==> design/flow/design.v <==
module Bicubic (
    input CLK,
    input RST,
    input enable,
    input [7:0] input_data,
    output logic [13:0] iaddr,
    output logic ird,
    output logic we,
    output logic [13:0] waddr,
    output logic [7:0] output_data,
    input [6:0] V0,
    input [6:0] H0,
    input [4:0] SW,
    input [4:0] SH,
    input [5:0] TW,
    input [5:0] TH,
    output logic DONE
);
parameter  IDLE=5'd0,PRE_PROCESS=5'd1,DELTA_X=5'd2,DELTA_Y=5'd3,IN16=5'd4,
           JUDGE=5'd5,Y0_ST=5'd6,Y1_ST=5'd7,Y2_ST=5'd8,Y3_ST=5'd9,X_ST=5'd10,
           Y_ST=5'd11,WRITE=5'd12,IN4=5'd13,DONE_ST=5'd14;
reg [4:0] state,next_state,cnt;
reg [6:0] q_x, q_y;
reg [7:0] win [0:15],inter [0:3],out_reg,cal_p_n1,cal_p_0,cal_p_1,
          cal_p_2,cal_result;
reg [17:0] cal_x_fp;
reg [18:0] p_x_delta, p_y_delta;
reg [24:0] p_x, p_y;        
wire x_match, y_match;
wire [24:0] x_add_delta, y_add_delta;
wire x_match_write, y_match_write;
wire x_jump_IN4;
wire [5:0] div_a=(state==DELTA_X)?SW-'d1:SH-'d1;        
wire [23:0] div_a_temp=div_a << 18;         
wire [5:0] div_b=(state==DELTA_X)?TW-'d1:TH-'d1;
wire [23:0] div_result=div_a_temp / div_b; 
assign DONE=state==DONE_ST;
assign ird='b1;
always @(posedge CLK or posedge RST) begin
    if (RST) begin
        state<=IDLE;
        cnt<=5'd0;  
    end
    else begin
        state<=next_state;
        cnt<=(state!=next_state)?5'd0:cnt+5'd1;
    end
end
always @(*) begin
    case (state)
        IDLE:next_state=(enable)?PRE_PROCESS:IDLE;
        PRE_PROCESS:next_state=DELTA_X;
        DELTA_X:next_state=(cnt==5'd5)?DELTA_Y:DELTA_X;
        DELTA_Y:next_state=(cnt==5'd5)?IN16:DELTA_Y;
        IN16:next_state=(cnt==5'd16)?JUDGE:IN16 ;         
        JUDGE:next_state=(x_match && y_match)?WRITE:(y_match)?Y_ST:(x_match)?X_ST:Y0_ST;
        Y0_ST:next_state=Y1_ST;       
        Y1_ST:next_state=Y2_ST;       
        Y2_ST:next_state=Y3_ST;       
        Y3_ST:next_state=X_ST;        
        X_ST:next_state=WRITE;        
        Y_ST:next_state=WRITE;        
        WRITE:next_state=(q_y==TH-1'd1 && q_x==TW-1'd1)?DONE_ST:(q_x==TW-1'd1)?IN16:(x_jump_IN4)?IN4:JUDGE;
        IN4:next_state=(cnt==5'd4)?JUDGE:IN4;         
        DONE_ST:next_state=IDLE;
        default:next_state=IDLE;
    endcase
end 
always @(*) begin
    case (state)
        Y0_ST:begin
            cal_x_fp=p_x[17:0];
            cal_p_n1=win[0];   
            cal_p_0=win[1];  
            cal_p_1=win[2];  
            cal_p_2=win[3];  
        end 
        Y1_ST:begin
            cal_x_fp=p_x[17:0];
            cal_p_n1=win[4];   
            cal_p_0=win[5];  
            cal_p_1=win[6];  
            cal_p_2=win[7];  
        end 
        Y2_ST:begin
            cal_x_fp=p_x[17:0];
            cal_p_n1=win[8];   
            cal_p_0=win[9];  
            cal_p_1=win[10];  
            cal_p_2=win[11];  
        end 
        Y3_ST:begin
            cal_x_fp=p_x[17:0];
            cal_p_n1=win[12];   
            cal_p_0=win[13];  
            cal_p_1=win[14];  
            cal_p_2=win[15];  
        end 
        X_ST:begin
            cal_x_fp=p_y[17:0];
            cal_p_n1=inter[0];  
            cal_p_0=inter[1];
            cal_p_1=inter[2];
            cal_p_2=inter[3];
        end 
        Y_ST:begin
            cal_x_fp=p_x[17:0];
            cal_p_n1=inter[0];  
            cal_p_0=inter[1];
            cal_p_1=inter[2];
            cal_p_2=inter[3];
        end 
        default:begin
            cal_x_fp=p_x[17:0];
            cal_p_n1=18'd0;
            cal_p_0=18'd0;
            cal_p_1=18'd0;
            cal_p_2=18'd0;
        end 
    endcase
end
always @(*) begin
    case (state)
        IN16:begin
            we=1'b0;
            output_data=8'd0;
            waddr=14'd0;
            case (cnt)
               5'd0:iaddr=(((p_x[24:18]-2'd1)<<6)+((p_x[24:18]-2'd1)<<5)+((p_x[24:18]-2'd1)<<2))+((p_y[24:18]-2'd1));
               5'd1:iaddr=(((p_x[24:18]-2'd0)<<6)+((p_x[24:18]-2'd0)<<5)+((p_x[24:18]-2'd0)<<2))+((p_y[24:18]-2'd1));
               5'd2:iaddr=(((p_x[24:18]+2'd1)<<6)+((p_x[24:18]+2'd1)<<5)+((p_x[24:18]+2'd1)<<2))+((p_y[24:18]-2'd1));
               5'd3:iaddr=(((p_x[24:18]+2'd2)<<6)+((p_x[24:18]+2'd2)<<5)+((p_x[24:18]+2'd2)<<2))+((p_y[24:18]-2'd1));
               5'd4:iaddr=(((p_x[24:18]-2'd1)<<6)+((p_x[24:18]-2'd1)<<5)+((p_x[24:18]-2'd1)<<2))+((p_y[24:18]+2'd0));
               5'd5:iaddr=(((p_x[24:18]-2'd0)<<6)+((p_x[24:18]-2'd0)<<5)+((p_x[24:18]-2'd0)<<2))+((p_y[24:18]+2'd0));
               5'd6:iaddr=(((p_x[24:18]+2'd1)<<6)+((p_x[24:18]+2'd1)<<5)+((p_x[24:18]+2'd1)<<2))+((p_y[24:18]+2'd0));
               5'd7:iaddr=(((p_x[24:18]+2'd2)<<6)+((p_x[24:18]+2'd2)<<5)+((p_x[24:18]+2'd2)<<2))+((p_y[24:18]+2'd0));
               5'd8:iaddr=(((p_x[24:18]-2'd1)<<6)+((p_x[24:18]-2'd1)<<5)+((p_x[24:18]-2'd1)<<2))+((p_y[24:18]+2'd1));
               5'd9:iaddr=(((p_x[24:18]-2'd0)<<6)+((p_x[24:18]-2'd0)<<5)+((p_x[24:18]-2'd0)<<2))+((p_y[24:18]+2'd1));
               5'd10:iaddr=(((p_x[24:18]+2'd1)<<6)+((p_x[24:18]+2'd1)<<5)+((p_x[24:18]+2'd1)<<2))+((p_y[24:18]+2'd1));
               5'd11:iaddr=(((p_x[24:18]+2'd2)<<6)+((p_x[24:18]+2'd2)<<5)+((p_x[24:18]+2'd2)<<2))+((p_y[24:18]+2'd1));
               5'd12:iaddr=(((p_x[24:18]-2'd1)<<6)+((p_x[24:18]-2'd1)<<5)+((p_x[24:18]-2'd1)<<2))+((p_y[24:18]+2'd2));
               5'd13:iaddr=(((p_x[24:18]-2'd0)<<6)+((p_x[24:18]-2'd0)<<5)+((p_x[24:18]-2'd0)<<2))+((p_y[24:18]+2'd2));
               5'd14:iaddr=(((p_x[24:18]+2'd1)<<6)+((p_x[24:18]+2'd1)<<5)+((p_x[24:18]+2'd1)<<2))+((p_y[24:18]+2'd2));
               5'd15:iaddr=(((p_x[24:18]+2'd2)<<6)+((p_x[24:18]+2'd2)<<5)+((p_x[24:18]+2'd2)<<2))+((p_y[24:18]+2'd2));
               default:iaddr=14'd0;
            endcase
        end
        IN4:begin
            we=1'b0;
            output_data=8'd0;
            waddr=14'd0;
            case (cnt)
               5'd0:iaddr=(((p_x[24:18]+2'd2)<<6)+((p_x[24:18]+2'd2)<<5)+((p_x[24:18]+2'd2)<<2))+((p_y[24:18]-2'd1));
               5'd1:iaddr=(((p_x[24:18]+2'd2)<<6)+((p_x[24:18]+2'd2)<<5)+((p_x[24:18]+2'd2)<<2))+((p_y[24:18]+2'd0));
               5'd2:iaddr=(((p_x[24:18]+2'd2)<<6)+((p_x[24:18]+2'd2)<<5)+((p_x[24:18]+2'd2)<<2))+((p_y[24:18]+2'd1));
               5'd3:iaddr=(((p_x[24:18]+2'd2)<<6)+((p_x[24:18]+2'd2)<<5)+((p_x[24:18]+2'd2)<<2))+((p_y[24:18]+2'd2));
                default:iaddr=14'd0;
            endcase
        end
        WRITE:begin
            iaddr=14'd0;
            we=1'b1;
            output_data=out_reg;
            waddr=q_x+q_y*TW;
        end
        default:begin
            output_data=8'd0;
            we=1'b0;
            iaddr=14'd0;
            waddr=14'd0;
        end 
    endcase
end
wire signed [12:0] a, b, c, d;   
assign a=- $signed({1'b0,cal_p_n1})+$signed({1'b0,cal_p_0})+$signed({1'b0,cal_p_0,1'b0}) - $signed({1'b0,cal_p_1}) - $signed({1'b0,cal_p_1,1'b0})+$signed({1'b0,cal_p_2});
assign b=$signed({1'b0,cal_p_n1,1'b0}) - $signed({1'b0,cal_p_0}) - $signed({1'b0,cal_p_0,2'b0})+$signed({1'b0,cal_p_1,2'b0}) - $signed({1'b0,cal_p_2});
assign c=- $signed({1'b0,cal_p_n1})+$signed({1'b0,cal_p_1});
assign d=$signed({1'b0,cal_p_0,1'b0});
wire [17:0] x3, x2, x1;      
wire [35:0] x2_temp,x3_temp;
assign x1=cal_x_fp;
assign x2_temp=x1 * cal_x_fp;
assign x2=x2_temp[35:18];
assign x3_temp=x2 * cal_x_fp;
assign x3=x3_temp[35:18];
wire signed [32:0] result_ext, ax, bx, cx, dx;     
assign ax=$signed(a) * $signed({1'b0,x3});
assign bx=$signed(b) * $signed({1'b0,x2});
assign cx=$signed(c) * $signed({1'b0,x1});
assign dx=$signed({d,18'd0});
assign result_ext=$signed(ax)+$signed(bx)+$signed(cx)+$signed(dx);
assign cal_result=(result_ext[32])?8'd0:(result_ext[32:18] >= 15'd511)?8'd255:result_ext[26:19]+result_ext[18];   
assign x_match=(p_x[17:13]==5'd0)||(p_x[17:13]==5'b11111);
assign y_match=(p_y[17:13]==5'd0)||(p_y[17:13]==5'b11111);
assign x_add_delta=p_x+p_x_delta;
assign y_add_delta=p_y+p_y_delta;
assign x_match_write=(x_add_delta[17:13]==5'd0)|| (x_add_delta[17:13]==5'b11111);
assign y_match_write=(y_add_delta[17:13]==5'd0)||(y_add_delta[17:13]==5'b11111);
assign x_jump_IN4=x_match_write||(x_add_delta[24:18] > p_x[24:18]);
integer i1;
always @(posedge CLK or posedge RST) begin
    if (RST) begin
        for (i1=0; i1<16; i1=i1+1) begin
            win[i1]<=8'd0;
        end
        for (i1=0; i1<4; i1=i1+1) begin
            inter[i1]<=8'd0;
        end
        out_reg<=8'd0;
        p_x_delta<=19'd0;
        p_y_delta<=19'd0;
        p_x<=25'd0;
        p_y<=25'd0;
        q_x<=25'd0;
        q_y<=25'd0;
    end
    else begin
        case (state)
            PRE_PROCESS:begin
                p_x<={H0,18'd0};
                p_y<={V0,18'd0};
                q_x<=7'd0;
                q_y<=7'd0;
            end
            DELTA_X:p_x_delta<=div_result;
            DELTA_Y:p_y_delta<=div_result;
            IN16:begin
                case (cnt)
                   5'd1:win[00]<=input_data;
                   5'd2:win[01]<=input_data;
                   5'd3:win[02]<=input_data;
                   5'd4:win[03]<=input_data;
                   5'd5:win[04]<=input_data;
                   5'd6:win[05]<=input_data;
                   5'd7:win[06]<=input_data;
                   5'd8:win[07]<=input_data;
                   5'd9:win[08]<=input_data;
                   5'd10:win[09]<=input_data;
                   5'd11:win[10]<=input_data;
                   5'd12:win[11]<=input_data;
                   5'd13:win[12]<=input_data;
                   5'd14:win[13]<=input_data;
                   5'd15:win[14]<=input_data;
                   5'd16:win[15]<=input_data;
                endcase
            end 
            JUDGE:begin
                if (next_state==WRITE) begin
                    out_reg<=win[5];
                end
                if(next_state==Y_ST) begin
                    inter[0]<=win[4];
                    inter[1]<=win[5];
                    inter[2]<=win[6];
                    inter[3]<=win[7];
                end
                else if(next_state==X_ST) begin
                    inter[0]<=win[1];
                    inter[1]<=win[5];
                    inter[2]<=win[9];
                    inter[3]<=win[13];
                end
            end
            Y0_ST:inter[0]<=cal_result;    
            Y1_ST:inter[1]<=cal_result;
            Y2_ST:inter[2]<=cal_result;
            Y3_ST:inter[3]<=cal_result;
            X_ST:out_reg<=cal_result;
            Y_ST: out_reg<=cal_result;
            WRITE:begin
                if (q_x==(TW-'d1)) begin
                    p_x<={H0,{18'd0}};
                    q_x<='d0;
                    if (y_match_write) begin
                        p_y[24:18]<=y_add_delta[24:18]+y_add_delta[17];
                        p_y[17:0]<=25'd0;                           
                    end
                    else begin
                        p_y<=y_add_delta;
                    end
                    q_y<=q_y+'d1;
                end
                else if (x_jump_IN4) begin
                    if (x_match_write) begin
                        p_x[24:18]<=x_add_delta[24:18]+x_add_delta[17];
                        p_x[17:0]<=25'd0;                           
                    end
                    else begin
                        p_x<=x_add_delta;
                    end
                    q_x<=q_x +'d1;
                end
                else begin
                    p_x<=x_add_delta;
                    q_x<=q_x +'d1;
                end
                if (x_jump_IN4) begin
                    win[00]<=win [01];
                    win[01]<=win [02];
                    win[02]<=win [03];
                    win[04]<=win [05];
                    win[05]<=win [06];
                    win[06]<=win [07];
                    win[08]<=win [09];
                    win[09]<=win [10];
                    win[10]<=win [11];
                    win[12]<=win [13];
                    win[13]<=win [14];
                    win[14]<=win [15];
                end
            end
            IN4:begin
                case (cnt)
                   5'd1:win[03]<=input_data;     
                   5'd2:win[07]<=input_data;
                   5'd3:win[11]<=input_data;
                   5'd4:win[15]<=input_data;
                endcase
            end
        endcase
    end
end
endmodule
==> design/flow/run.sh <==
#!/bin/bash
# the make line also repeats each setting of config.mk as NAME=value (left out here)
make -C /OpenROAD-flow-scripts/flow DESIGN_CONFIG=/design/flow/config.mk WORK_HOME=/design/flow/orfs CLKGATE_MAP_FILE= finish
==> design/flow/config.mk <==
export PLATFORM = sky130hd
export DESIGN_NAME = Bicubic
export DESIGN_NICKNAME = Bicubic
export VERILOG_FILES = /design/flow/design.v
export SDC_FILE = /design/flow/constraint.sdc
export NUM_CORES = 4
export LEC_CHECK = 0
export ABC_AREA = 1
export CAP_MARGIN = 20
export CELL_PAD_IN_SITES_DETAIL_PLACEMENT = 2
export CORE_ASPECT_RATIO = 1.4
export CORE_MARGIN = 9
export CORE_UTILIZATION = 66
export GPL_ROUTABILITY_DRIVEN = 1
export MIN_ROUTING_LAYER = met1
export SETUP_SLACK_MARGIN = 5.0
export SLEW_MARGIN = 20
==> design/flow/constraint.sdc <==
create_clock -name core_clock -period 96.1 [get_ports {CLK}]
set_input_delay 19.2200 -clock core_clock [delete_from_list [all_inputs] [get_ports {CLK}]]
set_output_delay 19.2200 -clock core_clock [all_outputs]
set_load 0.01 [all_outputs]
==> ci_impl_report.md, run 1 <==
### Yosys + OpenROAD results

| Metric | Value |
|---|---|
| Run status | stopped before the end |
| Last stage | detailed placement |
| Error | Error: detail_place.tcl, 38 bad optional access |
| FP Rows | 150 |
| Flops after synth | 279 |
| Synth async-reset ratio | 100.0% |
| Avg Cell Area, Syn | 7.520 µm² |
| AND-OR/OR-AND Cells, Area Fraction | 9.746% |
| Simple-Gate Area Share | 20.71% |
| Core box area | 119700 µm² |
| I/O pins | 86 |
| Seq share, synth | 8.745% |
| Yosys adder share | 43.35% |
| Top area cell types | fa_1, ha_1, inv_1, nand2_1, dfrtp_1 |
| Final Wtd Congestion | 1.011 |
| Post-synth top area share | 30.59% |
| Mapped Area | 79840 µm² |
| XOR Share, Synth | 3.796% |
| Die height | 429.5 µm |
| IO Port Bufs | 84 |
| Number of enable flip-flop cells | 0 |
| Synth cell count leaders | inv_1, nand2_1, fa_1, nor2_1, ha_1 |
| Cell type with the largest total area | fa_1 |
| # Cells Yosys | 10.62k |
| Yosys warning total | 4 |
| Mux share | 0.2382% |
| Commonest flop | dfrtp_1 |
| Die W | 312.0 µm |
| Post-synth area from yosys stat | 79840 µm² |
| Cell Type Count | 84 |
| Top-count cell post-synth | inv_1 |
| Top non-seq family | adder cells |
| Die area | 134000 µm² |
| Syn Inst Count | 10.62k |
| Synthesized Nets | 12.70k |
| Core Util at FP | 66.68% |
==> per-stage QoR <==
stage | setup slack, ns | cells
2_1_floorplan | 39.60 | 10620
3_3_place_gp | 32.29 | 12080
==> inputs of run 2 (changes only) <==
Settings changed: CELL_PAD_IN_SITES_DETAIL_PLACEMENT 2 to not set, CELL_PAD_IN_SITES_GLOBAL_PLACEMENT set to 1, CORE_ASPECT_RATIO 1.4 to not set, CORE_MARGIN 9 to 2, CORE_UTILIZATION 66 to 40, CTS_CLUSTER_SIZE set to 99, GPL_ROUTABILITY_DRIVEN 1 to not set, HOLD_SLACK_MARGIN set to 0.23, MIN_ROUTING_LAYER met1 to not set.
Clock period 96.1 ns to 60.0 ns, I/O delays scaled along.
==> ci_impl_report.md, run 2 <==
## Synthesis and layout report

| Metric | Value |
|---|---|
| Synth async-reset ratio | 100.0% |
| First drt pass iteration count | 6 |
| Fin Setup TNS | 0 ns |
| Synth cell count leaders | inv_1, nand2_1, fa_1, nor2_1, ha_1 |
| Tool Warnings | 57 |
| CP required | 60.46 ns |
| Pin count of the biggest net entering global routing | 99 |
| Flops after synth | 279 |
| Yosys warning total | 4 |
| Avg Cell Area, Syn | 7.520 µm² |
| Area delta synth->final | 7.521% |
| Top-count cell post-synth | inv_1 |
| Post-route ant nets | 0 |
| Reg2reg setup slack | 19.09 ns |
| I/O pins | 86 |
| CP Launch Point | TH[0] |
| Hold slack | 0.4870 ns |
| Simple-Gate Area Share | 20.71% |
| Critical Setup Path Class | in2reg |
| GRT Residual Overflow | 0 |
| Total CTS buffers | 35 |
| Commonest flop | dfrtp_1 |
| Gr usage total | 28.13% |
| XOR Share, Synth | 3.796% |
| Worst R2R Path Depth | 266 |
| Critical Path End Type | register |
| Slowest CP cell | clkdlybuf4s50_1 |
| Run status | timing/DRC/antenna clean |
| Maxcap violations | 0 |
| Worst Setup EP | p_x_delta[0] |
| Synthesized Nets | 12.70k |
| Worst R2R End | p_x_delta[0] |
| Bufs and invs on worst path | 39 |
| First-pass GRT wire length | 437.3 mm |
| CTS tree | done |
| Die W | 450.8 µm |
| Syn Inst Count | 10.62k |
| Final Max Tran Viols | 0 |
| Worst Tran Pin Value | 1.094 ns |
| Cell type with the largest total area | fa_1 |
| CTS max path bufs | 3 |
| CP dominant cell by count | nand2_1 |
| Hold Crit Depth | 2 |
| Post-synth area from yosys stat | 79840 µm² |
| Yosys adder share | 43.35% |
| CTS hold repair buffers | 0 |
| Seq share, synth | 8.745% |
| Post-synth top area share | 30.59% |
| Initial antenna violation count | 15 |
| Tcrit/Tclk final | 85.42% |
| Core box area | 197800 µm² |
| Max_slew headroom | 26.84% |
| FMAX | 19.51 MHz |
| Total clock sinks | 279 |
| # Cells Yosys | 10.62k |
| Cell Type Count | 84 |
| Hold Vio Cnt, Final | 0 |
| Clock latency (worst-skew pair) | 0.58 ns |
| Min-delay src | win[15][2] |
| Core Util at FP | 40.36% |
| RSZ-0062 raised after global routing | no |
| AND-OR/OR-AND Cells, Area Fraction | 9.746% |
| DPL Wire Length | 229.6 mm |
| Root Buffer | clkbuf_16 |
| CP Depth | 266 |
| DR iter-0 viols | 4122 |
| Vias per cell | 5.178 |
| Via count | 68.81k |
| Top non-seq family | adder cells |
| Number of enable flip-flop cells | 0 |
| Type of the worst min-delay path | reg2reg |
| H-tree depth reported by CTS | 2 |
| Worst Skew | 0.02856 ns |
| Post-route DRC | 0 |
| End of the worst hold path | win[15][2] |
| Worst-path clk slew | 0.06 ns |
| Vias in the first global route | 71.65k |
| Mux share | 0.2382% |
| Largest delay share family, worst path | simple AND/OR/NAND/NOR gates |
| Mapped Area | 79840 µm² |
| Minimum clock period | 51.25 ns |
| IO Port Bufs | 84 |
| Final setup fails | 0 |
| Crit-path max FO | 28 |
| Critical Path Start Type | primary input |
| Final Wtd Congestion | 0.8995 |
| RR Startpoint | state[3] |
| Die area | 203200 µm² |
| FP Rows | 163 |
| Max stage delay on crit path | 0.49 ns |
| Crit path DAT | 51.71 ns |
| Drt total wl | 283.6 mm |
| Die height | 450.8 µm |
| Nets | 12.70k |
| Top area cell types | fa_1, ha_1, inv_1, nand2_1, dfrtp_1 |
| WL/cell | 21.34 µm |
==> run 2: timing repair <==
action                                 in CTS  in global routing
setup endpoints to repair                   4                  6
resized                                    21                 68
pin swaps                                   2                 31
gates cloned                                1                  5
endpoints found under the hold margin       0                  0
setup buffers                               1                 53
==> run 2: routing by layer <==
metal,GRT usage [%],routed length (µm),vias to the layer above
met2,49.46,139700,1611
li1,-,-,32620
met4,8.994,10100,8
met5,0,56,-
met3,2.497,12670,301
met1,36.33,121100,34270
==> run 2: layout make-up <==
type	instances	area, µm²
antenna	4	10.01
clock buffer	45	954.7
clock inverter	18	271.5
fill	20650	112000
inverter	2456	9261
multi-input combinational	7558	62690
sequential	279	6982
tap	2640	3303
timing repair buffer	288	2370
timing repair inverter	1	5.005
==> run 2: per-stage QoR <==
stage                     worst slack [ns]  util, %  instances  area [µm²]
after floorplan                      10.72        -      10620       79840
after global placement               3.041    42.40      13160       83890
after detailed placement             2.195    42.41      13160       83900
after CTS                            5.015    43.06      13230       85190
after global routing                 4.903    43.39      13290       85830
final                                8.746    43.39      13290       85840
==> inputs of run 3 (changes only) <==
Settings changed: ABC_AREA 1 to not set, CAP_MARGIN 20 to 0, CELL_PAD_IN_SITES_GLOBAL_PLACEMENT 1 to not set, CORE_ASPECT_RATIO set to 0.58, CORE_UTILIZATION 40 to 68, CTS_CLUSTER_SIZE 99 to 29, GPL_TIMING_DRIVEN set to 1, HOLD_SLACK_MARGIN 0.23 to not set, PLACE_DENSITY set to 0.61.
Clock period 60.0 ns to 30.4 ns, I/O delays scaled along.
==> ci_impl_report.md, run 3 <==
## Synthesis and layout report

| Metric | Value |
|---|---|
| Number of enable flip-flop cells | 0 |
| First-pass GRT wire length | 449.9 mm |
| Final Max Tran Viols | 0 |
| DPL Wire Length | 228.1 mm |
| Placed cell area | 90220 µm² |
| Area delta synth->final | 21.33% |
| WL/cell | 24.92 µm |
| Tcrit/Tclk final | 161.5% |
| IO Port Bufs | 84 |
| Reg2reg setup slack | -13.78 ns |
| Pin count of the biggest net entering global routing | 155 |
| Die area | 119100 µm² |
| Worst Setup EP | p_x_delta[0] |
| Syn Inst Count | 9459 |
| Top-count cell post-synth | inv_1 |
| Max stage delay on crit path | 0.52 ns |
| FMAX | 20.37 MHz |
| Initial antenna violation count | 17 |
| Crit path DAT | 49.56 ns |
| Avg Cell Area, Syn | 8.359 µm² |
| FP Rows | 95 |
| Core Util at FP | 68.43% |
| Critical Path End Type | register |
| Worst-path clk slew | 0.08 ns |
| Nets | 12.78k |
| Critical Setup Path Class | in2reg |
| Inst Count DP | 11.90k |
| Final Wtd Congestion | 1.065 |
| Die W | 451.7 µm |
| Clock latency (worst-skew pair) | 0.61 ns |
| Type of the worst min-delay path | reg2reg |
| Post-synth top area share | 30.89% |
| DR iter-0 viols | 12.94k |
| CTS max path bufs | 3 |
| Synth async-reset ratio | 100.0% |
| CP required | 30.86 ns |
| SO Faults | negative setup slack |
| Worst Tran Pin Value | 1.393 ns |
| Cell Type Count | 125 |
| Worst Skew | 0.02502 ns |
| CP dominant cell by count | buf_4 |
| Critical Path Start Type | primary input |
| Mux share | 2.530% |
| Yosys adder share | 43.80% |
| Fin Setup TNS | -191.02 ns |
| Hold Vio Cnt, Final | 0 |
| Total clock sinks | 279 |
| Slowest CP cell | or4bb_4 |
| # Cells Yosys | 9459 |
| RR Startpoint | state[3] |
| RSZ-0062 raised after global routing | yes |
| XOR Share, Synth | 5.083% |
| Mapped Area | 79060 µm² |
| H-tree depth reported by CTS | 1 |
| CP Launch Point | TH[1] |
| First drt pass iteration count | 11 |
| AND-OR/OR-AND Cells, Area Fraction | 13.80% |
| Post-route ant nets | 0 |
| Minimum clock period | 49.10 ns |
| Hold Crit Depth | 2 |
| Worst R2R End | p_x_delta[0] |
| Flops after synth | 279 |
| GRT Residual Overflow | 0 |
| Largest delay share family, worst path | AND-OR/OR-AND gates |
| CP Depth | 253 |
| Core box area | 115500 µm² |
| Vias in the first global route | 78.97k |
| Total CTS buffers | 25 |
| Cell type with the largest total area | fa_1 |
| Yosys warning total | 4 |
| Via count | 79.58k |
| I/O pins | 86 |
| Commonest flop | dfrtp_1 |
| Top non-seq family | adder cells |
| Die height | 263.7 µm |
| Seq share, synth | 8.830% |
| Run status | failed layout checks |
| Bufs and invs on worst path | 38 |
| Gr usage total | 48.67% |
| Post-synth area from yosys stat | 79060 µm² |
| Post-route DRC | 0 |
| Hold slack | 0.4933 ns |
| Synthesized Nets | 11.54k |
| Final worst slack | -18.70 ns |
| Tool Warnings | 68 |
| Crit-path max FO | 9 |
| Vias per cell | 6.478 |
| Synth cell count leaders | inv_1, fa_1, nand2_1, ha_1, nor2_1 |
| End of the worst hold path | inter[2][4] |
| CTS hold repair buffers | 0 |
| Maxcap violations | 0 |
| CTS tree | done |
| Worst R2R Path Depth | 252 |
| Final setup fails | 18 |
| Min-delay src | inter[2][4] |
| Final Non-Filler Cells | 12.29k |
| Root Buffer | clkbuf_16 |
| Simple-Gate Area Share | 16.37% |
| Final Instance Area | 95930 µm² |
| Max_slew headroom | 7.111% |
| Top area cell types | fa_1, ha_1, dfrtp_1, inv_1, nand2_1 |
| Drt total wl | 306.1 mm |
## run 3: area by class of cell
type / count / area [µm²]
clock inverters: 19 / 294.0
well taps: 1552 / 1942
fillers: 6979 / 19600
diodes: 13 / 32.53
multi-input cells: 7175 / 67090
clock buffers: 27 / 653.1
repair buffers: 1589 / 12760
flip-flops and latches: 279 / 6982
inverters: 1632 / 6177
## run 3: repair_timing
item                       in CTS  in global routing
pin swaps                     180                203
resized                       248                256
setup endpoints to repair      64                 64
buffers inserted              179                139
cloned                          0                  3
## run 3: per-stage QoR
stage / util, % / setup WS (ns)
floorplan: - / -20.58
global placement: 78.09 / -17.88
detailed placement: 78.09 / -19.64
CTS: 80.98 / -17.11
global route: 83.01 / -20.54
finish: 83.03 / -18.70
## run 3: metal layers
metal / part of all wire (%) / vias to the layer above / track usage [%]
met3: 19 / 1524 / 24.15
met5: 0.14 / - / 0.8013
met2: 39 / 6941 / 66.19
li1: - / 33130 / -
met1: 37 / 37960 / 68.35
met4: 4.8 / 26 / 13.08
==> inputs of run 4 (changes only) <==
Settings changed: ABC_AREA set to 1, CAP_MARGIN 0 to 20, CORE_ASPECT_RATIO 0.58 to not set, CORE_MARGIN 2 to 9, CORE_UTILIZATION 68 to 40, CTS_CLUSTER_SIZE 29 to not set, GPL_ROUTABILITY_DRIVEN set to 1, GPL_TIMING_DRIVEN 1 to not set, MIN_ROUTING_LAYER set to met1, PLACE_DENSITY 0.61 to not set.
Clock period 30.4 ns to 60.0 ns, I/O delays scaled along.
==> ci_impl_report.md, run 4 <==
## Synthesis and layout report

| Metric | Value |
|---|---|
| Run status | timing/DRC/antenna clean |
| GRT Residual Overflow | 0 |
| Mapped Area | 79840 µm² |
| Cell Type Count | 84 |
| Vias per cell | 5.196 |
| H-tree depth reported by CTS | 1 |
| FMAX | 19.59 MHz |
| XOR Share, Synth | 3.796% |
| Fin Setup TNS | 0 ns |
| Core box area | 197800 µm² |
| IO Port Bufs | 84 |
| # Cells Yosys | 10.62k |
| First-pass GRT wire length | 400.0 mm |
| I/O pins | 86 |
| Worst Skew | 0.03137 ns |
| Gr usage total | 23.03% |
| CTS max path bufs | 3 |
| Crit path DAT | 51.56 ns |
| Minimum clock period | 51.06 ns |
| Max_slew headroom | 24.84% |
| Final Max Tran Viols | 0 |
| Syn Inst Count | 10.62k |
| First drt pass iteration count | 6 |
| AND-OR/OR-AND Cells, Area Fraction | 9.746% |
| Top area cell types | fa_1, ha_1, inv_1, nand2_1, dfrtp_1 |
| Vias in the first global route | 71.05k |
| CTS tree | done |
| Synth cell count leaders | inv_1, nand2_1, fa_1, nor2_1, ha_1 |
| Pin count of the biggest net entering global routing | 117 |
| Final worst slack | 8.943 ns |
| Seq share, synth | 8.745% |
| Mux share | 0.2382% |
| Top non-seq family | adder cells |
| Synthesized Nets | 12.70k |
| Initial antenna violation count | 8 |
| Number of enable flip-flop cells | 0 |
| Met3 Use GR | 2.015% |
| Synth async-reset ratio | 100.0% |
| Commonest flop | dfrtp_1 |
| Critical Setup Path Class | in2reg |
| Worst Setup EP | p_y_delta[0] |
| Drt total wl | 252.5 mm |
| Bufs and invs on worst path | 39 |
| WL/cell | 19.03 µm |
| CP dominant cell by count | nand2_1 |
| Via count | 68.95k |
| Final setup fails | 0 |
| Max stage delay on crit path | 0.51 ns |
| Maxcap violations | 0 |
| Root Buffer | clkbuf_16 |
| Worst R2R End | p_y_delta[0] |
| Tool Warnings | 60 |
| Clock latency (worst-skew pair) | 0.62 ns |
| Avg Cell Area, Syn | 7.520 µm² |
| Flops after synth | 279 |
| Final Wtd Congestion | 0.9148 |
| Slowest CP cell | clkdlybuf4s50_1 |
| Hold Crit Depth | 2 |
| Hold slack | 0.4873 ns |
| Post-route ant nets | 0 |
| Die W | 464.8 µm |
| Die area | 216000 µm² |
| DPL Wire Length | 205.7 mm |
| Worst Tran Pin Value | 1.119 ns |
| Critical Path End Type | register |
| Min-delay src | win[15][7] |
| RSZ-0062 raised after global routing | no |
| Core Util at FP | 40.36% |
| Total CTS buffers | 29 |
| Post-synth top area share | 30.59% |
| FP Rows | 163 |
| Post-synth area from yosys stat | 79840 µm² |
| Reg2reg setup slack | 19.30 ns |
| CP required | 60.51 ns |
| Hold Vio Cnt, Final | 0 |
| Worst-path clk slew | 0.07 ns |
| Total clock sinks | 279 |
| Met1 global-route usage | 30.58% |
| M2 GR Usage | 40.04% |
| Largest delay share family, worst path | simple AND/OR/NAND/NOR gates |
| Critical Path Start Type | primary input |
| Simple-Gate Area Share | 20.71% |
| Area delta synth->final | 7.018% |
| Yosys warning total | 4 |
| Place WS | 2.049 ns |
| Crit-path max FO | 28 |
| Nets | 12.69k |
| Tcrit/Tclk final | 85.10% |
| RR Startpoint | state[3] |
| DR iter-0 viols | 4908 |
| Post-route DRC | 0 |
| Die height | 464.8 µm |
| CP Launch Point | TH[0] |
| Top-count cell post-synth | inv_1 |
| Cell type with the largest total area | fa_1 |
| End of the worst hold path | win[15][7] |
| Worst R2R Path Depth | 264 |
| Type of the worst min-delay path | reg2reg |
| Yosys adder share | 43.35% |
| GR peak layer | met2 |
| CP Depth | 267 |
| CTS hold repair buffers | 0 |
## run 4: per-stage QoR
| step | utilization [%] | instance area [µm²] | std cells |
|---|---|---|---|
| 5_1_grt | 43.19 | 85440 | 13270 |
| 3_5_place_dp | 42.36 | 83810 | 13160 |
| 3_3_place_gp | 42.36 | 83800 | 13160 |
| 2_1_floorplan | - | 79840 | 10620 |
| 6_report | 43.19 | 85440 | 13270 |
| 4_1_cts | 42.89 | 84850 | 13210 |
## run 4: what timing repair did
item                       CTS  global route
gates resized               20            55
setup endpoints to repair    4             6
gates cloned                 1             4
setup buffers                1            49
pin swaps                    2            22
## run 4: metal layers
layer,vias up,routed length (µm)
li1,32570,-
met1,34090,109500
met2,1911,121600
met3,371,13160
met4,10,8157
met5,-,109
## run 4: final cells by class
cell class                      count  area (µm²)
Clock inverter                     14       198.9
Tap cell                         2640        3303
Timing Repair Buffer              283        2335
Sequential cell                   279        6982
Clock buffer                       36       782.0
Multi-Input combinational cell   7558       62570
Inverter                         2456        9264
Fill cell                       20330      112400
Antenna cell                        3       7.507
==> inputs of run 5 (changes only) <==
Settings changed: CORE_MARGIN 9 to 2, CORE_UTILIZATION 40 to 65, CTS_CLUSTER_DIAMETER set to 347, GPL_ROUTABILITY_DRIVEN 1 to not set, MIN_ROUTING_LAYER met1 to not set, SETUP_SLACK_MARGIN 5.0 to not set.
Clock period 60.0 ns to 49.3 ns, I/O delays scaled along.
==> ci_impl_report.md, run 5 <==
## Synthesis and layout report

| Metric | Value |
|---|---|
| Simple-Gate Area Share | 20.71% |
| Synth cell count leaders | inv_1, nand2_1, fa_1, nor2_1, ha_1 |
| CTS tree | done |
| Met3 WL post-DR | 23.48 mm |
| RR Startpoint | state[3] |
| Maxcap violations | 0 |
| Top non-seq family | adder cells |
| Crit-path max FO | 24 |
| Final Max Tran Viols | 0 |
| CP Launch Point | TH[0] |
| Flops after synth | 279 |
| DR iter-0 viols | 6541 |
| FF/Latch Area | 6982 µm² |
| I/O pins | 86 |
| Type of the worst min-delay path | reg2reg |
| Worst Skew | 0.05336 ns |
| Synthesized Nets | 12.70k |
| First-pass GRT wire length | 393.9 mm |
| Root Buffer | clkbuf_16 |
| Final setup fails | 0 |
| Hold Vio Cnt, Final | 0 |
| Worst R2R Path Depth | 270 |
| Gr usage total | 39.73% |
| Total clock sinks | 279 |
| Avg Cell Area, Syn | 7.520 µm² |
| Final Instance Area | 84590 µm² |
| Max layer used | met5 |
| Mapped Area | 79840 µm² |
| Die height | 354.5 µm |
| Tool Warnings | 65 |
| Post-synth top area share | 30.59% |
| CTS hold repair buffers | 0 |
| Worst Setup EP | p_y_delta[0] |
| Critical Path End Type | register |
| Clock latency (worst-skew pair) | 0.64 ns |
| Final Wtd Congestion | 0.9961 |
| Worst R2R End | p_y_delta[0] |
| Hold slack | 0.4882 ns |
| Min-delay src | win[15][3] |
| Worst Tran Pin Value | 1.164 ns |
| IO Port Bufs | 84 |
| Post-route ant nets | 0 |
| FP Rows | 128 |
| Core Util at FP | 65.51% |
| GRT Residual Overflow | 0 |
| FMAX | 21.71 MHz |
| WL/cell | 20.08 µm |
| Slowest CP cell | clkdlybuf4s50_1 |
| Fin Setup TNS | 0 ns |
| H-tree depth reported by CTS | 1 |
| Cell Type Count | 84 |
| Core box area | 121900 µm² |
| Critical Path Start Type | primary input |
| Bufs and invs on worst path | 45 |
| Total CTS buffers | 28 |
| Top-count cell post-synth | inv_1 |
| Initial antenna violation count | 5 |
| Synth async-reset ratio | 100.0% |
| Drt total wl | 247.1 mm |
| WL met2 | 115.4 mm |
| Pin count of the biggest net entering global routing | 150 |
| Number of enable flip-flop cells | 0 |
| Vias in the first global route | 73.25k |
| XOR Share, Synth | 3.796% |
| AND-OR/OR-AND Cells, Area Fraction | 9.746% |
| # Cells Yosys | 10.62k |
| Placed cell area | 82960 µm² |
| Logic area | 62660 µm² |
| DPL Wire Length | 196.8 mm |
| CTS max path bufs | 3 |
| First drt pass iteration count | 8 |
| Yosys adder share | 43.35% |
| Reg2reg setup slack | 11.36 ns |
| Run status | timing/DRC/antenna clean |
| Tcrit/Tclk final | 93.42% |
| Wl on met1 | 93.41 mm |
| Yosys warning total | 4 |
| Die area | 125600 µm² |
| Seq share, synth | 8.745% |
| CP dominant cell by count | nand2_1 |
| Largest delay share family, worst path | simple AND/OR/NAND/NOR gates |
| Crit path DAT | 46.59 ns |
| Cell type with the largest total area | fa_1 |
| Nets | 12.74k |
| CP Depth | 270 |
| Max stage delay on crit path | 0.52 ns |
| Worst-path clk slew | 0.08 ns |
| Hold Crit Depth | 2 |
| Post-synth area from yosys stat | 79840 µm² |
| Post-route DRC | 0 |
| Die W | 354.5 µm |
| Mux share | 0.2382% |
| Minimum clock period | 46.06 ns |
| Max_slew headroom | 21.83% |
| Vias per cell | 5.811 |
| Commonest flop | dfrtp_1 |
| Top area cell types | fa_1, ha_1, inv_1, nand2_1, dfrtp_1 |
| Critical Setup Path Class | in2reg |
| End of the worst hold path | win[15][3] |
| Fillers | 10.38k |
| Area delta synth->final | 5.950% |
| CP required | 49.83 ns |
| Via count | 71.51k |
| Syn Inst Count | 10.62k |
## run 5: cell type report
| class | instances | area share (%) |
|---|---|---|
| multi-input combinational | 7558 | 74.07 |
| inverter | 2456 | 10.94 |
| sequential | 279 | 8.253 |
| timing repair buffer | 334 | 3.232 |
| tap | 1625 | 2.404 |
| clock buffer | 37 | 0.8919 |
| clock inverter | 12 | 0.1908 |
| antenna | 4 | 0.01183 |
| timing repair inverter | 1 | 0.005916 |
## run 5: timing repair
action                     CTS  global route
buffers inserted             0            44
setup endpoints to repair    0             6
resized                      0           104
## run 5: per-stage QoR
step | setup WS [ns] | std cells | utilization (%)
3_5_place_dp | -0.3564 | 12200 | 68.07
4_1_cts | 0.1431 | 12250 | 68.82
2_1_floorplan | 2.158 | 10620 | -
3_3_place_gp | 0.6339 | 12200 | 68.05
6_report | 3.243 | 12310 | 69.41
5_1_grt | -0.1788 | 12300 | 69.40
## run 5: metal layers
metal	track usage, %	vias up
met5	0	-
met3	7.296	818
met2	66.14	3413
met4	18.70	4
met1	50.25	34590
li1	-	32690
==> inputs of run 6 (changes only) <==
Settings changed: ABC_AREA 1 to not set, CAP_MARGIN 20 to 0, CORE_ASPECT_RATIO set to 1.59, CORE_UTILIZATION 65 to 56, CTS_CLUSTER_DIAMETER 347 to not set, CTS_CLUSTER_SIZE set to 56, GPL_TIMING_DRIVEN set to 1, PLACE_DENSITY set to 0.55, SETUP_SLACK_MARGIN set to 5.0.
Clock period 49.3 ns to 49.9 ns, I/O delays scaled along.
==> ci_impl_report.md, run 6 <==
## Synthesis and layout report

| Metric | Value |
|---|---|
| Die height | 477.8 µm |
| Bufs and invs on worst path | 37 |
| Maxcap violations | 0 |
| Run status | failed layout checks |
| Inst Count DP | 12.20k |
| # Cells Yosys | 9459 |
| Total CTS buffers | 29 |
| Die W | 302.0 µm |
| CTS hold repair buffers | 0 |
| Yosys warning total | 4 |
| CTS tree | done |
| First-pass GRT wire length | 427.6 mm |
| Minimum clock period | 51.57 ns |
| Largest delay share family, worst path | AND-OR/OR-AND gates |
| Seq share, synth | 8.830% |
| Type of the worst min-delay path | reg2reg |
| Final worst slack | -1.675 ns |
| Crit path DAT | 52.07 ns |
| Pin count of the biggest net entering global routing | 174 |
| End of the worst hold path | p_x_delta[6] |
| Hold Vio Cnt, Final | 0 |
| Max_slew headroom | 15.19% |
| Critical Path End Type | register |
| Critical Setup Path Class | in2reg |
| Final Wtd Congestion | 0.9866 |
| Crit-path max FO | 6 |
| Min-delay src | p_x_delta[6] |
| H-tree depth reported by CTS | 1 |
| Worst R2R End | p_x_delta[0] |
| CP required | 50.39 ns |
| SO Faults | negative setup slack |
| Tool Warnings | 65 |
| Final Max Tran Viols | 0 |
| Area delta synth->final | 19.48% |
| First drt pass iteration count | 7 |
| Drt total wl | 274.6 mm |
| Worst R2R Path Depth | 249 |
| Tcrit/Tclk final | 103.4% |
| Flops after synth | 279 |
| Syn Inst Count | 9459 |
| Nets | 12.69k |
| I/O pins | 86 |
| Place WS | -4.008 ns |
| FP Rows | 173 |
| Cell type with the largest total area | fa_1 |
| Worst-path clk slew | 0.07 ns |
| Synthesized Nets | 11.54k |
| Die area | 144300 µm² |
| Total clock sinks | 279 |
| Mux share | 2.530% |
| Yosys adder share | 43.80% |
| Post-route DRC | 0 |
| Post-synth area from yosys stat | 79060 µm² |
| Worst Tran Pin Value | 1.272 ns |
| Mapped Area | 79060 µm² |
| RSZ-0062 raised after global routing | yes |
| RR Startpoint | state[0] |
| CP Launch Point | SH[0] |
| Final setup fails | 4 |
| Number of enable flip-flop cells | 0 |
| Final Non-Filler Cells | 12.47k |
| Vias per cell | 5.855 |
| Gr usage total | 38.48% |
| Fin Setup TNS | -6.543 ns |
| Slowest CP cell | or4_4 |
| Core Util at FP | 56.46% |
| Post-synth top area share | 30.89% |
| CP dominant cell by count | buf_4 |
| CTS max path bufs | 3 |
| CP Depth | 247 |
| Fillers | 12.02k |
| Via count | 73.03k |
| Cell Type Count | 125 |
| Top non-seq family | adder cells |
| GRT Residual Overflow | 0 |
| Vias in the first global route | 78.72k |
| XOR Share, Synth | 5.083% |
| Reg2reg setup slack | 6.45 ns |
| Synth cell count leaders | inv_1, fa_1, nand2_1, ha_1, nor2_1 |
| Post-route ant nets | 0 |
| Top-count cell post-synth | inv_1 |
| Avg Cell Area, Syn | 8.359 µm² |
| WL/cell | 22.02 µm |
| FMAX | 19.39 MHz |
| Core box area | 140000 µm² |
| DPL Wire Length | 220.4 mm |
| Critical Path Start Type | primary input |
| Simple-Gate Area Share | 16.37% |
| Clock latency (worst-skew pair) | 0.66 ns |
| Initial antenna violation count | 10 |
| Worst Setup EP | p_x_delta[0] |
| Worst Skew | 0.02723 ns |
| Commonest flop | dfrtp_1 |
| Synth async-reset ratio | 100.0% |
| Root Buffer | clkbuf_16 |
| Top area cell types | fa_1, ha_1, dfrtp_1, inv_1, nand2_1 |
| AND-OR/OR-AND Cells, Area Fraction | 13.80% |
| Max stage delay on crit path | 0.55 ns |
| DR iter-0 viols | 4720 |
| Hold Crit Depth | 2 |
| IO Port Bufs | 84 |
## run 6: per-layer routing
layer / vias to the layer above / part of all wire [%] / track usage [%]
li1: 32940 / - / -
met1: 36050 / 32 / 38.60
met2: 2874 / 51 / 69.85
met3: 1156 / 5.7 / 4.807
met4: 10 / 11 / 32.60
met5: - / 0.027 / 0
## run 6: what timing repair did
action                                  in CTS  in global routing
pin swaps                                  163                114
endpoints found under the setup margin      10                 10
gates resized                              179                 88
buffers inserted                           169                 49
## run 6: layout make-up
cell class	count	area (µm²)	share of cell area, %
tap	1837	2298	2.433
timing repair buffer	1492	11590	12.27
clock buffer	38	849.6	0.8993
antenna	4	10.01	0.01060
sequential	279	6982	7.391
inverter	1632	6148	6.509
clock inverter	15	192.7	0.2040
multi-input combinational	7175	66400	70.29
## run 6: stage by stage
stage | utilization (%) | area (µm²) | hold WS [ns]
6_report | 67.45 | 94470 | 0.4924
5_1_grt | 67.45 | 94460 | 0.5111
4_1_cts | 66.86 | 93640 | 0.4922
3_5_place_dp | 64.72 | 90640 | 0.4742
3_3_place_gp | 64.72 | 90630 | 0.4712
2_1_floorplan | - | 79890 | 0.4464
==> inputs of run 7 (changes only) <==
Settings changed: ABC_AREA set to 1, CORE_ASPECT_RATIO 1.59 to 0.64, CORE_UTILIZATION 56 to 72, MAX_ROUTING_LAYER set to met4, PLACE_DENSITY 0.55 to not set, PLACE_DENSITY_LB_ADDON set to 0.01, TNS_END_PERCENT set to 5.
==> ci_impl_report.md, run 7 <==
## Synthesis and layout report

| Metric | Value |
|---|---|
| Run status | timing/DRC/antenna clean |
| Worst R2R End | p_x_delta[0] |
| Die height | 270.4 µm |
| Wl on met1 | 100.0 mm |
| Mapped Area | 79840 µm² |
| Fillers | 7000 |
| Worst-path clk slew | 0.07 ns |
| Fin Setup TNS | 0 ns |
| Mux share | 0.2382% |
| RSZ-0062 raised after global routing | no |
| Initial antenna violation count | 22 |
| Gr usage total | 52.58% |
| Final Max Tran Viols | 0 |
| FP Rows | 97 |
| Slowest CP cell | ha_1 |
| Top non-seq family | adder cells |
| Synthesized Nets | 12.70k |
| Minimum clock period | 44.31 ns |
| Die W | 420.3 µm |
| Total CTS buffers | 34 |
| Worst Tran Pin Value | 1.326 ns |
| Worst Skew | 0.05587 ns |
| Simple-Gate Area Share | 20.71% |
| Critical Path End Type | register |
| CP required | 50.40 ns |
| Min-delay src | win[11][1] |
| Pin count of the biggest net entering global routing | 88 |
| Vias in the first global route | 79.47k |
| CP Depth | 264 |
| Max layer used | met4 |
| Avg Cell Area, Syn | 7.520 µm² |
| Core Util at FP | 72.77% |
| Place WS | 0.2228 ns |
| Yosys adder share | 43.35% |
| Max stage delay on crit path | 0.34 ns |
| I/O pins | 86 |
| Largest delay share family, worst path | simple AND/OR/NAND/NOR gates |
| Syn Inst Count | 10.62k |
| # Cells Yosys | 10.62k |
| XOR Share, Synth | 3.796% |
| Maxcap violations | 0 |
| Reg2reg setup slack | 13.19 ns |
| Nets | 12.87k |
| Type of the worst min-delay path | reg2reg |
| Vias per cell | 6.371 |
| CP Launch Point | TW[4] |
| Hold Crit Depth | 2 |
| Clock latency (worst-skew pair) | 0.63 ns |
| Final Wtd Congestion | 1.105 |
| End of the worst hold path | win[11][1] |
| IO Port Bufs | 84 |
| GRT Residual Overflow | 0 |
| Max_slew headroom | 11.62% |
| AND-OR/OR-AND Cells, Area Fraction | 9.746% |
| Final setup fails | 0 |
| WL/cell | 23.65 µm |
| Yosys warning total | 4 |
| Seq share, synth | 8.745% |
| Core box area | 109700 µm² |
| Cell type with the largest total area | fa_1 |
| Crit-path max FO | 9 |
| Final worst slack | 5.595 ns |
| Hold slack | 0.4886 ns |
| Synth cell count leaders | inv_1, nand2_1, fa_1, nor2_1, ha_1 |
| Top area cell types | fa_1, ha_1, inv_1, nand2_1, dfrtp_1 |
| Post-synth top area share | 30.59% |
| DPL Wire Length | 222.4 mm |
| Worst R2R Path Depth | 262 |
| First-pass GRT wire length | 442.9 mm |
| CP dominant cell by count | nand2_2 |
| WL met2 | 116.5 mm |
| Die area | 113600 µm² |
| Worst Setup EP | p_x_delta[0] |
| CTS tree | done |
| Post-synth area from yosys stat | 79840 µm² |
| Critical Path Start Type | primary input |
| Total clock sinks | 279 |
| First drt pass iteration count | 17 |
| RR Startpoint | state[3] |
| Post-route DRC | 0 |
| Met3 WL post-DR | 49.08 mm |
| Inst Count DP | 12.00k |
| Critical Setup Path Class | in2reg |
| Top-count cell post-synth | inv_1 |
| FMAX | 22.57 MHz |
| CTS hold repair buffers | 0 |
| Tcrit/Tclk final | 88.79% |
| DR iter-0 viols | 11.60k |
| CTS max path bufs | 3 |
| Via count | 78.54k |
| Drt total wl | 291.6 mm |
| Area delta synth->final | 9.591% |
| Tool Warnings | 58 |
| Number of enable flip-flop cells | 0 |
| Final Non-Filler Cells | 12.33k |
| Post-route ant nets | 0 |
| Root Buffer | clkbuf_16 |
| Synth async-reset ratio | 100.0% |
| Cell Type Count | 84 |
| Commonest flop | dfrtp_1 |
| H-tree depth reported by CTS | 2 |
| Crit path DAT | 44.81 ns |
| Flops after synth | 279 |
| Hold Vio Cnt, Final | 0 |
| Bufs and invs on worst path | 43 |
run 7: cell type report:
cell class / count / area (µm²) / share of cell area (%)
multi-input combinational: 7558 / 64400 / 73.60
inverter: 2456 / 9311 / 10.64
sequential: 279 / 6982 / 7.979
timing repair buffer: 458 / 3724 / 4.256
tap: 1485 / 1858 / 2.124
clock buffer: 46 / 987.2 / 1.128
clock inverter: 13 / 135.1 / 0.1544
antenna: 29 / 72.57 / 0.08294
timing repair inverter: 4 / 28.78 / 0.03289
run 7: stage by stage:
step	area [µm²]	util (%)
floorplan	80160	-
global placement	82610	75.29
detailed placement	82630	75.32
CTS	84750	77.25
global route	87490	79.74
finish	87500	79.75
run 7: timing repair:
item                                    CTS  global route
resized                                  96           377
pin swaps                                49           204
endpoints found under the setup margin    6             6
buffers inserted                         74           156
gates cloned                              7             2
run 7: metal layers:
metal / vias up / global-route usage, %
met5: - / -
met4: 0 / 33.77
met3: 2207 / 22.01
met2: 6654 / 70.51
met1: 36660 / 64.87
li1: 33010 / -
==> inputs of run 8 (changes only) <==
Settings changed: ABC_AREA 1 to not set, CAP_MARGIN 0 to 30, CELL_PAD_IN_SITES_DETAIL_PLACEMENT set to 2, CORE_ASPECT_RATIO 0.64 to 0.58, CORE_MARGIN 2 to 8, CORE_UTILIZATION 72 to 55, CTS_CLUSTER_DIAMETER set to 335, CTS_CLUSTER_SIZE 56 to 45, GPL_TIMING_DRIVEN 1 to 0, HOLD_SLACK_MARGIN set to 0.29, PLACE_DENSITY set to 0.55, PLACE_DENSITY_LB_ADDON 0.01 to not set, TNS_END_PERCENT 5 to not set.
Clock period 49.9 ns to 102.0 ns, I/O delays scaled along.
==> ci_impl_report.md, run 8 <==
### Yosys + OpenROAD results

| Metric | Value |
|---|---|
| Simple-Gate Area Share | 16.37% |
| AND-OR/OR-AND Cells, Area Fraction | 13.80% |
| Synth async-reset ratio | 100.0% |
| Run status | stopped before the end |
| Cell Type Count | 125 |
| Yosys adder share | 43.80% |
| Die area | 156600 µm² |
| Number of enable flip-flop cells | 0 |
| IO Port Bufs | 82 |
| Commonest flop | dfrtp_1 |
| Synth cell count leaders | inv_1, fa_1, nand2_1, ha_1, nor2_1 |
| Post-synth top area share | 30.89% |
| Post-synth area from yosys stat | 79060 µm² |
| XOR Share, Synth | 5.083% |
| Avg Cell Area, Syn | 8.359 µm² |
| Mux share | 2.530% |
| Seq share, synth | 8.830% |
| Syn Inst Count | 9459 |
| Top-count cell post-synth | inv_1 |
| Mapped Area | 79060 µm² |
| Core box area | 143400 µm² |
| Error | [ERROR DPL-0033] detailed placement checks failed during check placement. |
| Die height | 304.8 µm |
| Core Util at FP | 55.15% |
| # Cells Yosys | 9459 |
| FP Rows | 106 |
| Last stage | detailed placement |
| I/O pins | 86 |
| Yosys warning total | 4 |
| Top non-seq family | adder cells |
| Synthesized Nets | 11.54k |
| Cell type with the largest total area | fa_1 |
| Final Wtd Congestion | 1.080 |
| Top area cell types | fa_1, ha_1, dfrtp_1, inv_1, nand2_1 |
| Die W | 513.8 µm |
| Flops after synth | 279 |
[run 8: per-stage QoR]
step / instances / hold slack [ns] / area (µm²)
2_1_floorplan: 9459 / 0.4464 / 79060
3_3_place_gp: 11490 / 0.4693 / 82320
==> inputs of run 9 (changes only) <==
Settings changed: CAP_MARGIN 30 to 20, CELL_PAD_IN_SITES_DETAIL_PLACEMENT 2 to not set, CORE_ASPECT_RATIO 0.58 to not set, CORE_MARGIN 8 to 2, CORE_UTILIZATION 55 to 40, CTS_CLUSTER_DIAMETER 335 to not set, CTS_CLUSTER_SIZE 45 to not set, GPL_TIMING_DRIVEN 0 to not set, HOLD_SLACK_MARGIN 0.29 to not set, MAX_ROUTING_LAYER met4 to not set, PLACE_DENSITY 0.55 to not set, SETUP_SLACK_MARGIN 5.0 to not set.
Clock period 102.0 ns to 60.0 ns, I/O delays scaled along.
==> ci_impl_report.md, run 9 <==
## Synthesis and layout report

| Metric | Value |
|---|---|
| Yosys warning total | 4 |
| Mux share | 2.530% |
| Synthesized Nets | 11.54k |
| CP Launch Point | TW[0] |
| DR iter-0 viols | 4603 |
| Hold Crit Depth | 1 |
| Core Util at FP | 40.17% |
| End of the worst hold path | q_x[4] |
| Critical Path Start Type | primary input |
| Core box area | 196800 µm² |
| Area delta synth->final | 8.748% |
| Min-delay src | q_x[4] |
| Post-route ant nets | 0 |
| Nets | 11.62k |
| Fin Setup TNS | 0 ns |
| Final worst slack | 3.228 ns |
| Die area | 201200 µm² |
| Drt total wl | 244.8 mm |
| Slowest CP cell | or4_4 |
| Vias in the first global route | 70.77k |
| Total clock sinks | 279 |
| Clock latency (worst-skew pair) | 0.59 ns |
| Flops after synth | 279 |
| Worst R2R End | p_y_delta[0] |
| Minimum clock period | 56.77 ns |
| Tcrit/Tclk final | 94.62% |
| Bufs and invs on worst path | 12 |
| FMAX | 17.61 MHz |
| Post-synth top area share | 30.89% |
| Cell type with the largest total area | fa_1 |
| RR Startpoint | state[3] |
| DPL Wire Length | 196.0 mm |
| Final setup fails | 0 |
| Worst-path clk slew | 0.07 ns |
| Root Buffer | clkbuf_16 |
| Max stage delay on crit path | 0.59 ns |
| CP Depth | 235 |
| Hold Vio Cnt, Final | 0 |
| Via count | 66.98k |
| H-tree depth reported by CTS | 1 |
| Inst Count DP | 12.14k |
| # Cells Yosys | 9459 |
| Type of the worst min-delay path | reg2reg |
| WL/cell | 20.07 µm |
| CP dominant cell by count | ha_1 |
| Cell Type Count | 125 |
| Crit-path max FO | 8 |
| Post-synth area from yosys stat | 79060 µm² |
| Final Max Tran Viols | 0 |
| Mapped Area | 79060 µm² |
| Place WS | 0.8146 ns |
| Post-route DRC | 0 |
| Maxcap violations | 0 |
| Total CTS buffers | 25 |
| Tool Warnings | 59 |
| Top non-seq family | adder cells |
| Syn Inst Count | 9459 |
| Final Wtd Congestion | 0.9203 |
| Pin count of the biggest net entering global routing | 103 |
| Worst R2R Path Depth | 236 |
| Final Non-Filler Cells | 12.20k |
| Seq share, synth | 8.830% |
| Worst Setup EP | p_y_delta[0] |
| Yosys adder share | 43.80% |
| Critical Path End Type | register |
| Die W | 448.6 µm |
| Top-count cell post-synth | inv_1 |
| Number of enable flip-flop cells | 0 |
| Reg2reg setup slack | 13.57 ns |
| Initial antenna violation count | 6 |
| Top area cell types | fa_1, ha_1, dfrtp_1, inv_1, nand2_1 |
| Run status | timing/DRC/antenna clean |
| Synth async-reset ratio | 100.0% |
| Die height | 448.6 µm |
| I/O pins | 86 |
| Worst Skew | 0.03712 ns |
| Gr usage total | 24.28% |
| Max_slew headroom | 22.77% |
| FP Rows | 163 |
| Critical Setup Path Class | in2reg |
| Largest delay share family, worst path | AND-OR/OR-AND gates |
| IO Port Bufs | 84 |
| Commonest flop | dfrtp_1 |
| Synth cell count leaders | inv_1, fa_1, nand2_1, ha_1, nor2_1 |
| First-pass GRT wire length | 392.0 mm |
| XOR Share, Synth | 5.083% |
| CTS max path bufs | 3 |
| CTS hold repair buffers | 0 |
| CTS tree | done |
| Vias per cell | 5.490 |
| Crit path DAT | 57.19 ns |
| Avg Cell Area, Syn | 8.359 µm² |
| AND-OR/OR-AND Cells, Area Fraction | 13.80% |
| First drt pass iteration count | 6 |
| Simple-Gate Area Share | 16.37% |
| GRT Residual Overflow | 0 |
| Worst Tran Pin Value | 1.151 ns |
| Final Core Density | 43.69% |
| CP required | 60.42 ns |
## run 9: repair_timing
| item | 4_1_cts | 5_1_grt |
|---|---|---|
| buffers inserted | 0 | 11 |
| endpoints found under the hold margin | 0 | 0 |
| endpoints found under the setup margin | 0 | 4 |
| resized | 0 | 77 |
## run 9: area by class of cell
cell class | count | area [µm²]
inverters | 1632 | 6136
well taps | 2640 | 3303
fillers | 19630 | 110800
clock inverters | 13 | 111.4
diodes | 4 | 10.01
repair buffers | 426 | 3432
multi-input cells | 7175 | 65320
flip-flops and latches | 279 | 6982
clock buffers | 32 | 691.9
## run 9: layer usage
metal | GRT usage (%) | up-vias | part of all wire [%]
met4 | 8.636 | 0 | 4.0
met3 | 1.982 | 422 | 5.3
met2 | 42.86 | 2076 | 49
met5 | 0 | - | 0
li1 | - | 30770 | -
met1 | 31.02 | 33710 | 42
## run 9: per-stage QoR
step | area (µm²) | hold WS, ns
floorplan | 79230 | 0.4464
global placement | 84760 | 0.4701
detailed placement | 84770 | 0.4745
CTS | 85570 | 0.4833
global route | 85980 | 0.5046
finish | 85980 | 0.4849
==> inputs of run 10 (changes only) <==
Settings changed: ABC_AREA set to 1, CELL_PAD_IN_SITES_DETAIL_PLACEMENT set to 2, CORE_ASPECT_RATIO set to 1.4, CORE_MARGIN 2 to 9, CORE_UTILIZATION 40 to 16, GPL_ROUTABILITY_DRIVEN set to 1, GPL_TIMING_DRIVEN set to 0, MIN_ROUTING_LAYER set to met1, SETUP_SLACK_MARGIN set to 5.0, SLEW_MARGIN 20 to 30.
Clock period 60.0 ns to 96.1 ns, I/O delays scaled along.
==> ci_impl_report.md, run 10 <==
## Synthesis and layout report

| Metric | Value |
|---|---|
| Critical Setup Path Class | in2reg |
| Critical Path Start Type | primary input |
| XOR Share, Synth | 3.796% |
| Final Core Density | 18.49% |
| CP dominant cell by count | nand2_1 |
| Crit path DAT | 79.55 ns |
| CTS hold repair buffers | 0 |
| Worst R2R Path Depth | 281 |
| AND-OR/OR-AND Cells, Area Fraction | 9.746% |
| Die W | 615.0 µm |
| RR Startpoint | state[2] |
| IO Port Bufs | 78 |
| Top area cell types | fa_1, ha_1, inv_1, nand2_1, dfrtp_1 |
| Worst Skew | 0.05580 ns |
| # Cells Yosys | 10.62k |
| Yosys adder share | 43.35% |
| Minimum clock period | 78.99 ns |
| Final Wtd Congestion | 0.9652 |
| Bufs and invs on worst path | 63 |
| Hold Crit Depth | 2 |
| Post-synth area from yosys stat | 79840 µm² |
| Total CTS buffers | 28 |
| Worst Setup EP | p_x_delta[0] |
| Synth cell count leaders | inv_1, nand2_1, fa_1, nor2_1, ha_1 |
| Seq share, synth | 8.745% |
| Largest delay share family, worst path | simple AND/OR/NAND/NOR gates |
| Top non-seq family | adder cells |
| Hold Vio Cnt, Final | 0 |
| Clock latency (worst-skew pair) | 0.71 ns |
| DR iter-0 viols | 11.89k |
| Maxcap violations | 6 |
| Flops after synth | 279 |
| Post-route ant nets | 0 |
| CP required | 96.66 ns |
| SO Faults | max-capacitance violations, max-slew violations |
| Post-CTS sizing | 0 |
| Tcrit/Tclk final | 82.20% |
| Vias per cell | 5.371 |
| Die area | 525100 µm² |
| Tool Warnings | 60 |
| DPL Wire Length | 419.6 mm |
| Final Max Tran Viols | 40 |
| First drt pass iteration count | 15 |
| CP Launch Point | TH[0] |
| Root Buffer | clkbuf_16 |
| RSZ-0062 raised after global routing | no |
| CTS tree | done |
| Drt total wl | 617.1 mm |
| Fin Setup TNS | 0 ns |
| Worst Tran Pin Value | 2.966 ns |
| Top-count cell post-synth | inv_1 |
| Syn Inst Count | 10.62k |
| Nets | 12.85k |
| Run status | failed layout checks |
| Simple-Gate Area Share | 20.71% |
| Yosys warning total | 4 |
| Synth async-reset ratio | 100.0% |
| I/O pins | 86 |
| Cell type with the largest total area | fa_1 |
| Synthesized Nets | 12.70k |
| FP Rows | 306 |
| Avg Cell Area, Syn | 7.520 µm² |
| Commonest flop | dfrtp_1 |
| Reg2reg setup slack | 35.02 ns |
| Mux share | 0.2382% |
| Crit-path max FO | 16 |
| WL/cell | 35.20 µm |
| Area delta synth->final | 15.01% |
| GRT Residual Overflow | 0 |
| CP Depth | 279 |
| Core Util at FP | 16.08% |
| Critical Path End Type | register |
| Slowest CP cell | a21oi_1 |
| Gr usage total | 22.18% |
| Max_slew headroom | -98.78% |
| Worst R2R End | p_x_delta[0] |
| Initial antenna violation count | 110 |
| Type of the worst min-delay path | reg2reg |
| Core box area | 496600 µm² |
| FMAX | 12.66 MHz |
| Cell Type Count | 84 |
| Post-synth top area share | 30.59% |
| H-tree depth reported by CTS | 1 |
| Die height | 853.8 µm |
| End of the worst hold path | win[11][6] |
| CTS max path bufs | 3 |
| Min-delay src | win[11][6] |
| Via count | 94.15k |
| Vias in the first global route | 104.1k |
| Pin count of the biggest net entering global routing | 89 |
| First-pass GRT wire length | 824.9 mm |
| Mapped Area | 79840 µm² |
| Worst-path clk slew | 0.08 ns |
| Post-route DRC | 0 |
| Max stage delay on crit path | 1.55 ns |
| Final setup fails | 0 |
| Total clock sinks | 279 |
| Number of enable flip-flop cells | 0 |
| Post-CTS Setup Repair Bufs | 0 |
run 10: final cells by class:
type,count,area [µm²]
fill,58700,404800
multi-input combinational,7553,62890
inverter,2456,9238
tap,6622,8285
sequential,279,6983
buffer,329,1555
timing repair buffer,120,1541
clock buffer,32,755.7
antenna,118,295.3
clock inverter,20,275.3
run 10: routing by layer:
layer	wire length (µm)	GRT usage, %	part of all wire [%]	vias to the layer above
met3	86080	13.77	14	5820
met2	258400	33.37	42	9617
met5	3948	6.103	0.64	-
met1	175900	18.71	28	45550
li1	-	-	-	33020
met4	92780	24.59	15	138
run 10: metrics by stage:
stage          cells  hold WS (ns)  area [µm²]  setup WS [ns]
2_1_floorplan  10620        0.4530       79840          39.60
3_3_place_gp   17320        0.4701       88910          29.73
3_5_place_dp   17350        0.4853       89840          23.01
4_1_cts        17400        0.5030       90870          22.55
5_1_grt        17450        0.5473       91640          16.26
6_report       17530        0.5064       91820          17.11
